==> inputs of run P <==
## fp_multiplier
module fp_multiplier(input [31:0] a,input [31:0] b,output [31:0]out,input clk,
	input rst,input in_valid,output out_valid);
clock: 1.4 ns
lec_check: 0
abc_area: 1
cap_margin: 10
cell_pad_in_sites_detail_placement: 0
core_margin: 2
core_utilization: 72
cts_cluster_diameter: 52
gpl_routability_driven: 1
min_routing_layer: met1
place_density: 0.4
slew_margin: 15
run.sh (not shown) runs the stock make flow with config.mk's settings and CLKGATE_MAP_FILE=.
==> run Y: changes against run P <==
Settings changed: ABC_AREA 1 to 0, CORE_MARGIN 2 to 4, CTS_CLUSTER_DIAMETER 52 to 199, CTS_CLUSTER_SIZE from default to 32, PLACE_DENSITY 0.4 to default, PLACE_DENSITY_LB_ADDON from default to 0.0, SETUP_SLACK_MARGIN from default to 0.58.
==> flow/constraint.sdc (replaced) <==
create_clock -name core_clock -period 2.02 [get_ports {clk}]
set_input_delay 0.4040 -clock core_clock [delete_from_list [all_inputs] [get_ports {clk}]]
set_output_delay 0.4040 -clock core_clock [all_outputs]
set_load 0.01 [all_outputs]
==> run E: changes against run P <==
Settings changed: CAP_MARGIN 10 to 20, CELL_PAD_IN_SITES_DETAIL_PLACEMENT 0 to default, CORE_ASPECT_RATIO from default to 1.81, CTS_CLUSTER_DIAMETER 52 to default, CTS_CLUSTER_SIZE from default to 53, GPL_ROUTABILITY_DRIVEN 1 to default, MIN_ROUTING_LAYER met1 to default, PLACE_DENSITY 0.4 to 0.36, SLEW_MARGIN 15 to 20.
==> flow/constraint.sdc (replaced) <==
create_clock -name core_clock -period 1.35 [get_ports {clk}]
set_input_delay 0.2700 -clock core_clock [delete_from_list [all_inputs] [get_ports {clk}]]
set_output_delay 0.2700 -clock core_clock [all_outputs]
set_load 0.01 [all_outputs]
==> run A: changes against run P <==
Settings changed: ABC_AREA 1 to 0, CORE_MARGIN 2 to 4, CORE_UTILIZATION 72 to 69, CTS_CLUSTER_DIAMETER 52 to 199, PLACE_DENSITY 0.4 to 0.61, SETUP_SLACK_MARGIN from default to 0.47.
==> flow/constraint.sdc (replaced) <==
create_clock -name core_clock -period 2.1 [get_ports {clk}]
set_input_delay 0.4200 -clock core_clock [delete_from_list [all_inputs] [get_ports {clk}]]
set_output_delay 0.4200 -clock core_clock [all_outputs]
set_load 0.01 [all_outputs]
==> qor summary <==
Status: run E complete, but fails checks; run A complete, but fails checks; run P complete, but fails checks; run Y complete, but fails checks
Layout check failures: run E negative setup slack; run A negative setup slack; run P negative setup slack; run Y negative setup slack
Yosys Instances: run E 5,772; run A 4,627; run P 5,772; run Y 4,627
Tool warning count: run E 63; run A 63; run P 63; run Y 61
Number of antenna violations at the first check in global routing: run E 1; run A 5; run P 3; run Y 3
Tapcell Cnt: run E 1,360; run A 1,391; run P 1,380; run Y 1,357
Clock network area share: run E 7.743%; run A 8.872%; run P 8.937%; run Y 2.903%
Endpoint of the worst setup timing path: run E DFF3[30].Q; run A DFF3[30].Q; run P DFF3[29].Q; run Y DFF3[30].Q
CP Launch Point: run E side.da[126]; run A side.db[128]; run P side.db[127]; run Y side.da[127]
Sum of buffers and inverters on the critical path: run E 2; run A 1; run P 2; run Y 1
Combined area of the multi-input logic cells: run E 19,750 µm²; run A 21,150 µm²; run P 19,730 µm²; run Y 21,460 µm²
Register-to-register path setup slack: run E -0.43 ns; run A -0.09 ns; run P -0.38 ns; run Y -0.17 ns
Met3 track demand over resource: run E 4.249%; run A 4.515%; run P 4.604%; run Y 3.465%
Area Growth Syn to Fin: run E 14.49%; run A 14.83%; run P 15.97%; run Y 8.571%
Routability congestion estimate from global placement: run E 0.8197; run A 0.7617; run P 0.8115; run Y 0.7691

==> exp/umber: inputs <==
Starting RTL as in the previous note.
## fp_multiplier
module fp_multiplier(input [31:0] a,input [31:0] b,output [31:0]out,input clk,
	input rst,input in_valid,output out_valid);
clock: 2.02 ns
lec_check: 0
abc_area: 0
cap_margin: 10
cell_pad_in_sites_detail_placement: 0
core_aspect_ratio: 0.8
core_margin: 2
core_utilization: 72
cts_cluster_diameter: 362
cts_cluster_size: 32
gpl_routability_driven: 1
min_routing_layer: met1
place_density_lb_addon: 0.0
setup_slack_margin: 0.58
slew_margin: 15
==> exp/maple: changes against exp/umber <==
Settings changed: ABC_AREA 0 to 1, CAP_MARGIN 10 to 20, CELL_PAD_IN_SITES_DETAIL_PLACEMENT 0 to unset, CORE_ASPECT_RATIO 0.8 to unset, CTS_CLUSTER_DIAMETER 362 to unset, CTS_CLUSTER_SIZE 32 to unset, GPL_ROUTABILITY_DRIVEN 1 to unset, MIN_ROUTING_LAYER met1 to unset, PLACE_DENSITY_LB_ADDON 0.0 to unset, SETUP_SLACK_MARGIN 0.58 to unset, SLEW_MARGIN 15 to 20.
==> flow/constraint.sdc (replaced) <==
create_clock -name core_clock -period 1.75 [get_ports {clk}]
set_input_delay 0.3500 -clock core_clock [delete_from_list [all_inputs] [get_ports {clk}]]
set_output_delay 0.3500 -clock core_clock [all_outputs]
set_load 0.01 [all_outputs]
==> exp/sierra: changes against exp/umber <==
Settings changed: ABC_AREA 0 to 1, CAP_MARGIN 10 to 20, CELL_PAD_IN_SITES_DETAIL_PLACEMENT 0 to unset, CORE_ASPECT_RATIO 0.8 to unset, CORE_MARGIN 2 to 6, CORE_UTILIZATION 72 to 15, CTS_CLUSTER_DIAMETER 362 to unset, CTS_CLUSTER_SIZE 32 to 88, GPL_ROUTABILITY_DRIVEN 1 to unset, HOLD_SLACK_MARGIN set to 0.05, PLACE_DENSITY_LB_ADDON 0.0 to 0.08, SETUP_SLACK_MARGIN 0.58 to unset, SLEW_MARGIN 15 to 40, TNS_END_PERCENT set to 95.
==> CHANGELOG.md <==
### Metrics

- Outcome: failed layout checks
- Final WS setup: -0.0134 ns
- Clock Buffer Count: 310
- Syn_area_per_cell: roughly 13 sq um
- Failing Checks: negative setup slack
- Setup Viol. Count Final: 1
- Max Fanout on Critical Path: 4
The numbers above come from exp/maple.

==> CHANGELOG.md <==
### Metrics

- Outcome: failed layout checks
- Failing Checks: negative setup slack
- Final WS setup: -0.289 ns
- Max Fanout on Critical Path: 3
- Setup Viol. Count Final: 5
- Clock Buffer Count: a little over 90
The numbers above come from exp/umber.

==> CHANGELOG.md <==
### Metrics

- Clock Buffer Count: 441
- DR DRC count: 0
- Syn_area_per_cell: 12.9 sq um
- Outcome: timing/DRC/antenna clean
- Final WS setup: between 0.1 and 0.15 ns
- Setup Viol. Count Final: 0
- Max Fanout on Critical Path: 4
The numbers above come from exp/sierra.

